## job 101
Design MIPS, start of the top module:
module MIPS(
    input [15:0] data_in,
    input clk,
    input interrupt,
    input reset,
    output [15:0] data_out,
    output [15:0] pm_addr,
    input [31:0] pm_rdata,
    output dm_en,
    output dm_we,
    output [15:0] dm_addr,
    output [15:0] dm_wdata,
    input [15:0] dm_rdata
    );
wire [31:0] ins;
wire [15:0] A;
wire [15:0] B;
wire [15:0] Current_Address;
wire [15:0] ans_ex;
wire [15:0] ans_dm;
wire [15:0] ans_wb;
wire [1:0] mux_sel_A;
wire [1:0] mux_sel_B;
wire imm_sel;
assign pm_addr = Current_Address;
wire stall,stall_pm,pc_mux_sel;
wire [15:0] jmp_loc;
wire [1:0] flag_ex;
wire [15:0] DM_data;
wire [15:0] imm;
wire [5:0] op_dec;
wire [4:0] RW_dm;
wire mem_en_ex,mem_rw_ex,mem_mux_sel_dm;
JC_block jc(
    .jmp_address_pm(ins[14:0]),
    .current_address(Current_Address),
    .op(ins[31:26]),
    .flag_ex(flag_ex),
    .interrupt(interrupt),
    .clk(clk),
    .reset(reset),
    .jmp_loc(jmp_loc),
    .pc_mux_sel(pc_mux_sel)
    );
stall_control_block sc(
    .op(ins[31:26]),
    .clk(clk),
    .reset(reset),
    .stall(stall),
    .stall_pm(stall_pm)
    );
program_memory_block pm(
    .ins(ins),
    .current_address(Current_Address),
    .jmp_loc(jmp_loc),
    .pc_mux_sel(pc_mux_sel),
    .pm_rdata(pm_rdata),
    .stall(stall),
    .stall_pm(stall_pm),
    .reset(reset),
    .clk(clk)
    );
Register_Bank_Block reg_bank(
    .ans_ex(ans_ex),
    .ans_dm(ans_dm),
    .ans_wb(ans_wb),
    .imm(imm),
    .RA(ins[20:16]),
    .RB(ins[15:11]),
    .RW_dm(RW_dm),
    .mux_sel_A(mux_sel_A),
    .mux_sel_B(mux_sel_B),
    .imm_sel(imm_sel),
    .clk(clk),
    .A(A),
    .B(B)
    );
execution_block ex(
		.A(A),
		.B(B),
      .data_in(data_in),
      .op_dec(op_dec),
      .clk(clk),
      .reset(reset),
      .ans_ex(ans_ex),
      .DM_data(DM_data),
      .data_out(data_out),
      .flag_ex(flag_ex)
		);
Data_Memory_Block dm(
	 .ans_ex(ans_ex),
    .DM_data(DM_data),
    .mem_rw_ex(mem_rw_ex),
    .mem_en_ex(mem_en_ex),
    .mem_mux_sel_dm(mem_mux_sel_dm),
    .reset(reset),
    .clk(clk),
    .dm_en(dm_en),
    .dm_we(dm_we),
    .dm_addr(dm_addr),
    .dm_wdata(dm_wdata),
    .dm_rdata(dm_rdata),
    .ans_dm(ans_dm)
    );
dc_block dc(
	 .ins(ins),
  ...
Size in the first run: about 4000 cells after synthesis, roughly 750 flip-flops, roughly 130 I/O pins, ~0.040 sq mm of cells after synthesis.
clock: 6.41 ns
lec_check: 0
cap_margin: 10
cell_pad_in_sites_detail_placement: 0
cell_pad_in_sites_global_placement: 0
core_margin: 2
core_utilization: 72
cts_cluster_diameter: 205
cts_cluster_size: 44
gpl_routability_driven: 1
gpl_timing_driven: 1
place_density_lb_addon: 0.29
setup_slack_margin: 1.8
slew_margin: 20
run.sh (not shown) runs the stock make flow with config.mk's settings and CLKGATE_MAP_FILE=.
For job 101, the flow was terminated by a tool error in global routing (5_1_grt) and produced no final design.
Here is what was changed in the inputs of job 102 compared with job 101.
Settings: PLACE_DENSITY: unset -> 0.6; CELL_PAD_IN_SITES_GLOBAL_PLACEMENT: 0 -> unset; GPL_ROUTABILITY_DRIVEN: 1 -> unset; CTS_CLUSTER_DIAMETER: 205 -> unset; CTS_CLUSTER_SIZE: 44 -> unset; CELL_PAD_IN_SITES_DETAIL_PLACEMENT: 0 -> unset; GPL_TIMING_DRIVEN: 1 -> unset; PLACE_DENSITY_LB_ADDON: 0.29 -> unset; CAP_MARGIN: 10 -> 20; CORE_UTILIZATION: 72 -> 40; SETUP_SLACK_MARGIN: 1.8 -> unset; the clock period (ns, I/O delays scaled along): 6.41 -> 11.4.
--- outcome ---
Job 102 did not stop at any stage, and its layout met the timing, DRC and antenna checks.
Die outline height (job 102 vs. job 101) increases by more than a quarter
As far as post-synthesis average cell area goes, job 102 and job 101 are indistinguishable; the numbers are identical.
Diff job 101 -> job 102: number of placed instances with taps included increased 6.1%, H-tree depth increased 2, final estimated routing congestion in global placement lower.
Delta (job 102 minus job 101): area after detailed placement moved down, HPWL after detailed placement moved down, placement row count moved up, pre-CTS setup slack moved up, number of buffers inserted by post-CTS setup repair moved down.
Comparing overall die area for job 102 and job 101, the smaller number came from job 101.
Changes in job 103 relative to job 102:
Settings: a deleted PLACE_DENSITY that had been 0.6; a change of CORE_UTILIZATION from 40 to 57; an added CTS_CLUSTER_SIZE of 51; a change of the clock period (ns, I/O delays scaled along) from 11.4 to 6.33.
Notes after the runs:
- Final checks on job 103, whose flow otherwise completed, came back failing, citing setup timing.
- In job 103 the transition time at the pin with the least slew margin turned out 0.015 ns higher than in job 102.
- The met2 track demand over resource in job 103 was higher than what job 102 gave.
- Job 103 vs. job 102: worst hold path stage count did not really move; ratio of final minimum period to clock period higher; post-layout worst setup margin decreased 1.19 ns.
- First-iteration DRC count (higher): job 103
- Job 103 consumes more power than job 102 does.
- Summary: with job 102 as the reference, number of buffers added by the clock tree synthesis step in job 103 moved down by a little under 10%.
- Area inside the core boundary, job 103 and job 102: larger value in job 102
--- input diff job 103..job 104 ---
Settings: CORE_UTILIZATION: 57 -> 40; CTS_CLUSTER_SIZE: 51 -> unset; PLACE_DENSITY: unset -> 0.6; SETUP_SLACK_MARGIN: unset -> -0.32; the clock period (ns, I/O delays scaled along): 6.33 -> 11.4.
==> results <==
Job 104 ran to completion and came out clean on the timing, DRC and antenna checks.
The number of multi-input logic gates on job 104 is in line with that on job 103.
The final-layout clock-cell area share number comes out lower for job 103 vs job 104.
Job 103 -> job 104: placed wire-length estimate decreased by a little under 10%
Static leakage power ended up about 10% lower on job 104 than on job 103.
On number of buffers inserted by port buffering, job 103 tracks job 104 almost exactly.
Here is what was changed in the inputs of job 105 compared with job 104.
Settings: SETUP_SLACK_MARGIN now 2.13, was -0.32; CORE_UTILIZATION now 57, was 40; PLACE_DENSITY no longer set, was 0.6; the clock period (ns, I/O delays scaled along) now 8.31, was 11.4.
==> results <==
Summary: with job 104 as the reference, first-iteration DRC count in job 105 moved up by more than half.
Power: job 105 worse than job 104
Of the two values seen for capture point of the critical path, pm_addr[5] was produced by job 104 and pm_addr[12] by job 105.
The die used by job 105 is smaller than the one used by job 104.
Job 105 reports a higher number of setup buffers added after CTS than job 104 does.
Library cell contributing the largest single delay on the critical path: sky130_fd_sc_hd__a221o_1 -> job 105, sky130_fd_sc_hd__clkdlybuf4s50_1 -> job 104

* * *

Setup of P:
MIPS again, from the RTL that the note above started with.
==> flow/config.mk <==
export PLATFORM = sky130hd
export DESIGN_NAME = MIPS
export DESIGN_NICKNAME = MIPS
export VERILOG_FILES = /design/flow/design.v
export SDC_FILE = /design/flow/constraint.sdc
export NUM_CORES = 4
export LEC_CHECK = 0
export CAP_MARGIN = 40
export CELL_PAD_IN_SITES_DETAIL_PLACEMENT = 0
export CELL_PAD_IN_SITES_GLOBAL_PLACEMENT = 1
export CORE_MARGIN = 2
export CORE_UTILIZATION = 55
export CTS_CLUSTER_DIAMETER = 205
export GPL_ROUTABILITY_DRIVEN = 0
export GPL_TIMING_DRIVEN = 1
export SLEW_MARGIN = 20
==> flow/constraint.sdc <==
create_clock -name core_clock -period 6.41 [get_ports {clk}]
set_input_delay 1.2820 -clock core_clock [delete_from_list [all_inputs] [get_ports {clk}]]
set_output_delay 1.2820 -clock core_clock [all_outputs]
set_load 0.01 [all_outputs]
STATUS run=P STAGES=ALL_DONE FINAL_CHECKS=FAILED CAUSE=setup timing
Input changes introduced in Q (baseline for comparison: P):
Settings: GPL_ROUTABILITY_DRIVEN: 0 -> unset; GPL_TIMING_DRIVEN: 1 -> unset; PLACE_DENSITY: unset -> 0.6; CORE_UTILIZATION: 55 -> 58; CAP_MARGIN: 40 -> 20; CTS_CLUSTER_DIAMETER: 205 -> unset; CELL_PAD_IN_SITES_DETAIL_PLACEMENT: 0 -> unset; CELL_PAD_IN_SITES_GLOBAL_PLACEMENT: 1 -> unset; the clock period (ns, I/O delays scaled along): 6.41 -> 6.37.
### Flow results
- Final checks on Q, whose flow otherwise completed, came back failing, citing setup timing.
- Q has less setup slack than P.
- Compared with P, in Q via count rose 11%; number of nets in the layout moved up.
- Summary: with P as the reference, number of non-clock buffers in the layout in Q moved up by more than 10%.
- Diff P -> Q | tally of non-filler cells in the final layout | increase of 1.7%
- Setup fix buffers added after clock tree synthesis is higher on Q
- Reported for Q and P, area of the synthesized netlist per yosys stat turned out identical to the last digit.
- Q gives more met1 capacity usage during global routing than P did.
- Q vs P on routed metal-1 wirelength: Q is the higher one.
- Q vs P: total routed wirelength up in Q
- Side by side, overall die height turned out lower in Q than in P.
- The last element of the critical path comes out pm_addr[0] in one run and pm_addr[2] in the other, namely in P and Q respectively.
diff inputs: Q => R
Settings: CTS_CLUSTER_DIAMETER newly set to 391; PLACE_DENSITY_LB_ADDON newly set to 0.13; PLACE_DENSITY removed (was 0.6); CORE_UTILIZATION changed from 58 to 40; CELL_PAD_IN_SITES_DETAIL_PLACEMENT newly set to 2; CORE_MARGIN changed from 2 to 10; GPL_ROUTABILITY_DRIVEN newly set to 0; MAX_ROUTING_LAYER newly set to met4; the clock period (ns, I/O delays scaled along) changed from 6.37 to 12.0.
==> results <==
Relative to Q, total instance count after detailed placement has increased by about 2.4% in R. Going from Q to R, routed length on met3 now smaller, combinational power now smaller, switching power summed over all nets now smaller. R closes out successfully: all stages finished, all timing, DRC and antenna checks passed. Row post-route core utilization: R lower / Q higher.
#### Input delta (S over R)
Settings: a change of CELL_PAD_IN_SITES_DETAIL_PLACEMENT from 2 to 1; a change of SLEW_MARGIN from 20 to 30; a deleted MAX_ROUTING_LAYER that had been met4; an added TNS_END_PERCENT of 15; an added GPL_TIMING_DRIVEN of 1; a change of CAP_MARGIN from 20 to 5; an added HOLD_SLACK_MARGIN of 0.26; a deleted CTS_CLUSTER_DIAMETER that had been 391; a deleted PLACE_DENSITY_LB_ADDON that had been 0.13; a change of CORE_MARGIN from 10 to 5; an added SETUP_SLACK_MARGIN of 1.17; an added CORE_ASPECT_RATIO of 0.77; an added PLACE_DENSITY of 0.37; a change of the clock period (ns, I/O delays scaled along) from 12.0 to 9.32.
### Flow results
S ends up with lower share of the clock period used by the worst path than R does.
In terms of floorplan utilization, S and R differ only marginally.
Vias: S below R
Worst slack after detailed placement: S < R
Of the two candidates, R has the better total power and S the worse one.
Power figures rest on the tool's default switching activity, not on a simulated workload.
